try-nickel:
Design fadd_sub, start of the top module:
module fadd_sub(
  input logic        clk_i,
  input logic [31:0] operand_a,
  input logic [31:0] operand_b,
  output logic[31:0] result_o
);
  logic [7:0]  a_exponent, b_exponent;             
  logic [7:0]  result_exponent;
  logic [23:0] a_mantissa, b_mantissa;             
  logic [24:0] result_mantissa;
  logic        a_sign, b_sign, result_sign;        
  logic [23:0] tmp_mantissa;
  logic [7:0]  in_e, out_e;
  logic [24:0] in_m, out_m;
  logic [7:0]  diff;
always_ff@(posedge(clk_i))
begin
  a_sign <= operand_a[31];
  b_sign <= operand_b[31];
  if(operand_a[30:23]==0)
    begin
      a_exponent <= (operand_a[22:0] != 0)? 8'b00000001 : 8'b00000000;
      a_mantissa <= {1'b0,operand_a[22:0]};
    end
  else
    begin
      a_exponent <= operand_a[30:23];
      a_mantissa <= {1'b1,operand_a[22:0]};
    end
  if(operand_b[30:23]==0)
    begin
      b_exponent <= (operand_b[22:0] != 0)? 8'b00000001 : 8'b00000000;
      b_mantissa <= {1'b0,operand_b[22:0]};
    end
  else
    begin
      b_exponent <= operand_b[30:23];
      b_mantissa <= {1'b1,operand_b[22:0]};
    end
end
always_comb
begin
  diff         = 8'd0;
  tmp_mantissa = 24'd0;
  if(a_exponent == b_exponent)
    begin
      result_exponent = a_exponent;
      if(a_sign == b_sign)                                                     
        begin
          result_sign           = a_sign;
          result_mantissa       = a_mantissa + b_mantissa;
        end
      else                                                                    
        begin
          if(a_mantissa > b_mantissa)
            begin
              result_sign     = a_sign;
              result_mantissa = a_mantissa - b_mantissa;
            end
          else
            begin
              result_sign     = b_sign;
              result_mantissa = b_mantissa - a_mantissa;
            end
        end
    end
  else                                                                               
    begin
      if(a_exponent > b_exponent)
        begin
          result_sign     = a_sign;
          result_exponent = a_exponent;
          diff            = a_exponent - b_exponent;
          tmp_mantissa    = b_mantissa >> diff;
          if(a_sign == b_sign)
            result_mantissa = a_mantissa + tmp_mantissa;
  ...
Size: ~66 flip-flops, ~97 I/O pins, about 11000 µm² of cells after synthesis.
make LEC_CHECK=0 ABC_AREA=1 CAP_MARGIN=20 CORE_ASPECT_RATIO=0.7 CORE_MARGIN=2 CORE_UTILIZATION=72 CTS_CLUSTER_DIAMETER=392 CTS_CLUSTER_SIZE=100 PLACE_DENSITY=0.36 SETUP_SLACK_MARGIN=2.24 SLEW_MARGIN=20 TNS_END_PERCENT=5 finish   # period 9.65 ns
run.sh (not shown) runs the stock make flow with config.mk's settings and CLKGATE_MAP_FILE=.
try-nickel: GRT-0232 in global routing (5_1_grt) -> run aborted
Changes in try-quartz relative to try-nickel:
Settings: CTS_CLUSTER_DIAMETER no longer set, was 392; TNS_END_PERCENT no longer set, was 5; CTS_CLUSTER_SIZE no longer set, was 100; ABC_AREA no longer set, was 1; CORE_ASPECT_RATIO no longer set, was 0.7; SETUP_SLACK_MARGIN no longer set, was 2.24; CORE_UTILIZATION now 46, was 72; PLACE_DENSITY no longer set, was 0.36; the clock period (ns, I/O delays scaled along) now 11.7, was 9.65.
[summary]
No stage failed in try-quartz, and the final checks on the layout all came back clean. try-quartz vs. try-nickel: effective utilization at floorplan went down by 26 points. Summary of the comparison: synthesized area is lower in try-quartz, relative to try-nickel. try-quartz against try-nickel; chip area is up by more than a quarter. Between try-quartz and try-nickel, the placement-stage cell area is higher for try-nickel. The run showing the greater synthesized cell count is try-nickel. The die height of try-quartz exceeds that of try-nickel by 46 µm.
Edits applied to the flow inputs when going from try-quartz to try-pepper:
Settings: CORE_UTILIZATION now 65, was 46; the clock period (ns, I/O delays scaled along) now 9.44, was 11.7.
Findings:
Core box area delta (try-pepper − try-quartz): favourable. Area fraction in full adders, half adders and majority gates came out exactly the same in try-quartz and try-pepper. try-quartz has a higher pre-CTS setup slack than try-pepper. Re number of buffers created by CTS: no difference whatsoever between try-quartz and try-pepper. Compared with try-quartz, try-pepper shows floorplan core density higher by 20 points. On number of buffers inserted to repair setup after CTS, the lower figure sits with try-quartz, not try-pepper. Row chip width: try-pepper lower / try-quartz higher. Number of placed instances, taps included is higher on try-pepper. Delta(vertical die dimension, try-pepper - try-quartz) < 0. Summary of try-quartz and try-pepper: one run falls short of a clean finish, namely try-pepper. In the summary table, try-pepper is marked failed, with error GRT-0116 raised in global routing (5_1_grt). Number of sinks driven by the clock tree: try-pepper vs try-quartz identical. Die area down 6800 µm² in try-pepper wrt try-quartz.

========
Starting RTL as in the previous note.
Settings: LEC_CHECK=0, ABC_AREA=1, CAP_MARGIN=15, CELL_PAD_IN_SITES_DETAIL_PLACEMENT=1, CELL_PAD_IN_SITES_GLOBAL_PLACEMENT=3, CORE_ASPECT_RATIO=0.51, CORE_MARGIN=2, CORE_UTILIZATION=47, CTS_CLUSTER_SIZE=62, GPL_ROUTABILITY_DRIVEN=1, GPL_TIMING_DRIVEN=0, HOLD_SLACK_MARGIN=0.02, MAX_ROUTING_LAYER=met5, MIN_ROUTING_LAYER=met2, SETUP_SLACK_MARGIN=0.48, SLEW_MARGIN=40, TNS_END_PERCENT=95; clock period 14.7 ns.
The starting point stopped in global placement without I/O on GPL-0301.
Next try:
Settings changed: ABC_AREA 1 to not set, CELL_PAD_IN_SITES_DETAIL_PLACEMENT 1 to not set, CELL_PAD_IN_SITES_GLOBAL_PLACEMENT 3 to not set, CORE_ASPECT_RATIO 0.51 to not set, CORE_UTILIZATION 47 to 66, CTS_CLUSTER_DIAMETER set to 45, GPL_ROUTABILITY_DRIVEN 1 to not set, GPL_TIMING_DRIVEN 0 to not set, HOLD_SLACK_MARGIN 0.02 to not set, MIN_ROUTING_LAYER met2 to not set, SETUP_SLACK_MARGIN 0.48 to -0.12, SLEW_MARGIN 40 to 35.
Clock period 14.7 ns to 9.84 ns, I/O delays scaled along.
Outcome: With this change the flow ran to the end with violations: negative setup slack. Area after synthesis came out lower by 7.0%. Die size came out lower by 33%. Synthesized cell count drops by 28%.
Next try:
Settings changed: CAP_MARGIN 15 to 20, CORE_UTILIZATION 66 to 11, CTS_CLUSTER_DIAMETER 45 to not set, CTS_CLUSTER_SIZE 62 to not set, MAX_ROUTING_LAYER met5 to not set, SETUP_SLACK_MARGIN -0.12 to not set, SLEW_MARGIN 35 to 20, TNS_END_PERCENT 95 to not set.
Clock period 9.84 ns to 12.8 ns, I/O delays scaled along.
Effect: The new run completed without violations. Routed wire length came out higher slightly. Die area came out higher to 5.8 times its value. Synthesized area stays the same. Final area came out higher slightly.
Next try:
Settings changed: CORE_UTILIZATION 11 to 40.
Clock period 12.8 ns to 12.0 ns, I/O delays scaled along.
Wire length decreases by 11%; total power increases by 3.3%; hold slack loses 0.16 ns; final area decreases by 7.9%.

========
Starting RTL as in the previous note.
Settings: LEC_CHECK=0, CAP_MARGIN=0, CORE_MARGIN=6, CORE_UTILIZATION=43, CTS_CLUSTER_DIAMETER=179, CTS_CLUSTER_SIZE=99, MAX_ROUTING_LAYER=met5, PLACE_DENSITY=0.61, SETUP_SLACK_MARGIN=-1.45, SLEW_MARGIN=35, TNS_END_PERCENT=10; clock period 14.7 ns.
The first run went through all stages and came out clean.
==> next run, changes <==
CAP_MARGIN = 15   (was 0)
CORE_MARGIN = 2   (was 6)
CORE_UTILIZATION = 47   (was 43)
CTS_CLUSTER_DIAMETER = not set   (was 179)
CTS_CLUSTER_SIZE = 62   (was 99)
PLACE_DENSITY = 0.73   (was 0.61)
SETUP_SLACK_MARGIN = 2.38   (was -1.45)
TNS_END_PERCENT = 95   (was 10)
Outcome:
- setup slack improves by 1.0 ns
- utilization grows by 5.9 points
- final area grows by about 3%
- hold slack degrades by 0.0032 ns
- clock power shrinks by about 2%
- die size shrinks by 17%
- cell count shrinks by 0.91%
- sequential share of layout area shrinks by 0.31 points
- synthesized cell count is unchanged
==> next run, changes <==
CORE_UTILIZATION = 58   (was 47)
PLACE_DENSITY = not set   (was 0.73)
SETUP_SLACK_MARGIN = not set   (was 2.38)
clock period = 8.98 ns   (was 14.7 ns; I/O delays follow)
Now the flow completed and failed the layout checks on setup timing.
Core utilization increases by 25 points.
Cell area increases by 15%.
Clock power increases by 60%.
Die area decreases by 18%.
Sequential power increases by 63%.
Power increases by 100%.
Non-clock buffer count increases by 250.
Worst setup slack got worse by 3.7 ns.
Via count increases by 23%.
Global-route usage increases by 16 points.
Sequential share of layout area decreases by 1.4 points.
==> next run, changes <==
CORE_UTILIZATION = 72   (was 58)
CTS_CLUSTER_DIAMETER = 28   (was not set)
CTS_CLUSTER_SIZE = 36   (was 62)
PLACE_DENSITY_LB_ADDON = 0.0   (was not set)
SETUP_SLACK_MARGIN = 2.54   (was not set)
clock period = 8.75 ns   (was 8.98 ns; I/O delays follow)
=> The new run aborted during clock tree synthesis (4_1_cts) with DPL-0038; area after synthesis is unchanged; die area falls by about 20%; synthesized cell count does not change.

========
Starting RTL as in the previous note.
// fadd_sub
module fadd_sub(
  input logic        clk_i,
  input logic [31:0] operand_a,
  input logic [31:0] operand_b,
  output logic[31:0] result_o
);
clock: 10.4 ns
lec_check: 0
cap_margin: 0
core_margin: 2
core_utilization: 72
cts_cluster_diameter: 41
cts_cluster_size: 82
slew_margin: 20
tns_end_percent: 5
The first run finished but failed the layout checks on negative setup slack.
==> next run, changes <==
CAP_MARGIN = 20   (was 0)
CORE_UTILIZATION = 70   (was 72)
CTS_CLUSTER_DIAMETER = unset   (was 41)
CTS_CLUSTER_SIZE = 41   (was 82)
clock period = 10.1 ns   (was 10.4 ns; I/O delays follow)
Effect:
- The changed run finished but failed the layout checks on negative setup slack
- synthesized cell count does not change
- first-iteration DRC count fell by 9.5%
- worst hold slack gets worse by 79 ps
- cell area rose by 2.4%
- setup slack got worse by 150 ps
==> next run, changes <==
CELL_PAD_IN_SITES_GLOBAL_PLACEMENT = 0   (was unset)
CORE_UTILIZATION = 43   (was 70)
CTS_CLUSTER_SIZE = unset   (was 41)
MAX_ROUTING_LAYER = met4   (was unset)
TNS_END_PERCENT = unset   (was 5)
clock period = 12.0 ns   (was 10.1 ns; I/O delays follow)
After rerunning: Now the flow completed with no timing, DRC or antenna violations; count of clock-buffer cells in the layout does not change; core utilization went down by 36 points; die size went up by well over a third; synthesized cell count does not change; worst setup slack gets better by 1100 ps; global-route usage went down by 19 points; synthesized area is unchanged; cell area went down by a few percent; worst hold slack gets better by 400 ps.
==> next run, changes <==
ABC_AREA = 1   (was unset)
CELL_PAD_IN_SITES_GLOBAL_PLACEMENT = unset   (was 0)
CORE_MARGIN = 7   (was 2)
CORE_UTILIZATION = 23   (was 43)
CTS_CLUSTER_DIAMETER = 187   (was unset)
CTS_CLUSTER_SIZE = 100   (was unset)
MAX_ROUTING_LAYER = unset   (was met4)
PLACE_DENSITY = 0.9   (was unset)
TNS_END_PERCENT = 15   (was unset)
Outcome: Sequential share of layout area drops by 0.67 points; cell count climbs by well over a third; worst setup slack improves by 380 ps; routed wire length climbs by a few percent; die size climbs by well over a third; combinational power climbs by roughly a tenth; power climbs by a few percent.

========
== run 1 ==
fadd_sub again, from the RTL that the note above started with.
// fadd_sub
module fadd_sub(
  input logic        clk_i,
  input logic [31:0] operand_a,
  input logic [31:0] operand_b,
  output logic[31:0] result_o
);
  logic [7:0]  a_exponent, b_exponent;             
  logic [7:0]  result_exponent;
  logic [23:0] a_mantissa, b_mantissa;             
  logic [24:0] result_mantissa;
  logic        a_sign, b_sign, result_sign;        
  logic [23:0] tmp_mantissa;
  logic [7:0]  in_e, out_e;
  logic [24:0] in_m, out_m;
  logic [7:0]  diff;
always_ff@(posedge(clk_i))
begin
  a_sign <= operand_a[31];
  b_sign <= operand_b[31];
  if(operand_a[30:23]==0)
    begin
      a_exponent <= (operand_a[22:0] != 0)? 8'b00000001 : 8'b00000000;
      a_mantissa <= {1'b0,operand_a[22:0]};
    end
  else
    begin
      a_exponent <= operand_a[30:23];
      a_mantissa <= {1'b1,operand_a[22:0]};
    end
  if(operand_b[30:23]==0)
    begin
      b_exponent <= (operand_b[22:0] != 0)? 8'b00000001 : 8'b00000000;
      b_mantissa <= {1'b0,operand_b[22:0]};
    end
  else
    begin
      b_exponent <= operand_b[30:23];
      b_mantissa <= {1'b1,operand_b[22:0]};
    end
end
always_comb
begin
  diff         = 8'd0;
  tmp_mantissa = 24'd0;
  if(a_exponent == b_exponent)
    begin
      result_exponent = a_exponent;
  ...
clock: 9.65 ns
lec_check: 0
abc_area: 1
cap_margin: 20
core_aspect_ratio: 0.7
core_margin: 2
core_utilization: 72
cts_cluster_diameter: 392
cts_cluster_size: 100
place_density: 0.36
slew_margin: 20
tns_end_percent: 5
> inputs changed (run 1 -> run 2)
- CTS_CLUSTER_DIAMETER: 392 -> unset
- PLACE_DENSITY: 0.36 -> unset
- CTS_CLUSTER_SIZE: 100 -> unset
- CORE_ASPECT_RATIO: 0.7 -> unset
- TNS_END_PERCENT: 5 -> unset
- ABC_AREA: 1 -> unset
- CORE_UTILIZATION: 72 -> 23
- the clock period (ns, I/O delays scaled along): 9.65 -> 18.6
==> results <==
- Summary of the comparison: arrival time reported for the critical path endpoint is higher in run 2, relative to run 1.
- Run 1 -> run 2: number of filler cells placed in the layout increased by more than 100%
- Maximum number of pins on one net before global-route repair grows by more than a quarter when moving from run 1 to run 2.
- Run 2 falls short of run 1 in global-route wire length before repair.
- Taking run 1 as the reference point, the part of the power in the clock network of run 2 rises by 2.5 points.
- Taking run 1 over run 2, the total nets after synthesis ratio works out to 1.3.
- The lower number of well taps came out of run 1.
Relative to run 2, the following input files were edited for run 3:
- changing CORE_UTILIZATION from 23 to 58
- changing the clock period (ns, I/O delays scaled along) from 18.6 to 6.48
==> comparison <==
global routing: run 3 exited with error
Relative to run 2, count of cells resized by post-cts repair increased by 195 in run 3.
Taking run 3 as 1.0, run 2 lands at 0.837 on post-detailed-placement cell area.
Taking run 2 as the reference, in run 3 number of placement rows went down 29; buffer count from post-CTS setup fixing went up 40; die span in y went down 36%.
What run 2 reported for routability-driven placement congestion ratio has to be multiplied by 1.14 to get the figure for run 3.
Of run 3 and run 2, the lower floorplan utilization belongs to run 2.
Relative to run 2, placed instance count has gone down in run 3.
Compared with run 2, in run 3 die area now smaller, sequential share of the synthesized area has remained practically unchanged, maximum number of buffers from clock root to sink held.
--- input diff run 3..run 4 ---
- CTS_CLUSTER_SIZE: unset -> 96
- CORE_UTILIZATION: 58 -> 57
- ABC_AREA: unset -> 1
- CTS_CLUSTER_DIAMETER: unset -> 222
- the clock period (ns, I/O delays scaled along): 6.48 -> 8.32
==> comparison <==
Changes observed in run 4 relative to run 3: estimated wirelength of the detail-placed design lost about 1.7%; combined area of all synthesized cells picked up an extra 7.5%.
Dominant non-sequential cell family after synthesis: AND-OR/OR-AND gates -> run 3, simple AND/OR/NAND/NOR gates -> run 4
[compare] base=run 3 new=run 4: number of buffers created by CTS held, instance count after placement with tap cells included went up 396.
The flow for run 4 finished, though final verification flagged setup timing.

========
fadd_sub again, from the RTL that the note above started with.
Design fadd_sub, start of the top module:
module fadd_sub(
  input logic        clk_i,
  input logic [31:0] operand_a,
  input logic [31:0] operand_b,
  output logic[31:0] result_o
);
clock: 9.5 ns
lec_check: 0
abc_area: 0
cap_margin: 40
cell_pad_in_sites_detail_placement: 2
core_aspect_ratio: 1.46
core_margin: 3
core_utilization: 40
cts_cluster_diameter: 192
cts_cluster_size: 31
gpl_timing_driven: 0
hold_slack_margin: -0.09
max_routing_layer: met4
min_routing_layer: met1
place_density: 0.45
setup_slack_margin: -0.01
slew_margin: 20
The baseline never finished: it broke off in global routing (5_1_grt).
Then changed:
Settings changed: ABC_AREA 0 to 1, CAP_MARGIN 40 to 20, CELL_PAD_IN_SITES_DETAIL_PLACEMENT 2 to default, CORE_ASPECT_RATIO 1.46 to default, CTS_CLUSTER_DIAMETER 192 to default, CTS_CLUSTER_SIZE 31 to default, GPL_TIMING_DRIVEN 0 to default, HOLD_SLACK_MARGIN -0.09 to default, MAX_ROUTING_LAYER met4 to default, MIN_ROUTING_LAYER met1 to met2, PLACE_DENSITY 0.45 to default, SETUP_SLACK_MARGIN -0.01 to default.
Clock period 9.5 ns to 12.0 ns, I/O delays scaled along.
Now the flow ran to the end with no violations; area after synthesis is higher by a little under a tenth; die area is higher by a little under a tenth; synthesized cell count is higher by well over a third.
Then changed:
Settings changed: ABC_AREA 1 to default, CORE_MARGIN 3 to 7, CTS_CLUSTER_DIAMETER from default to 187, CTS_CLUSTER_SIZE from default to 100, MIN_ROUTING_LAYER met2 to default, TNS_END_PERCENT from default to 15.
- worst setup slack got worse by 250 ps
- cell area is lower by 4.2%
- sequential share of layout area is higher by 0.46 points
No activity file was given, so power comes from the tool's default toggle rates.
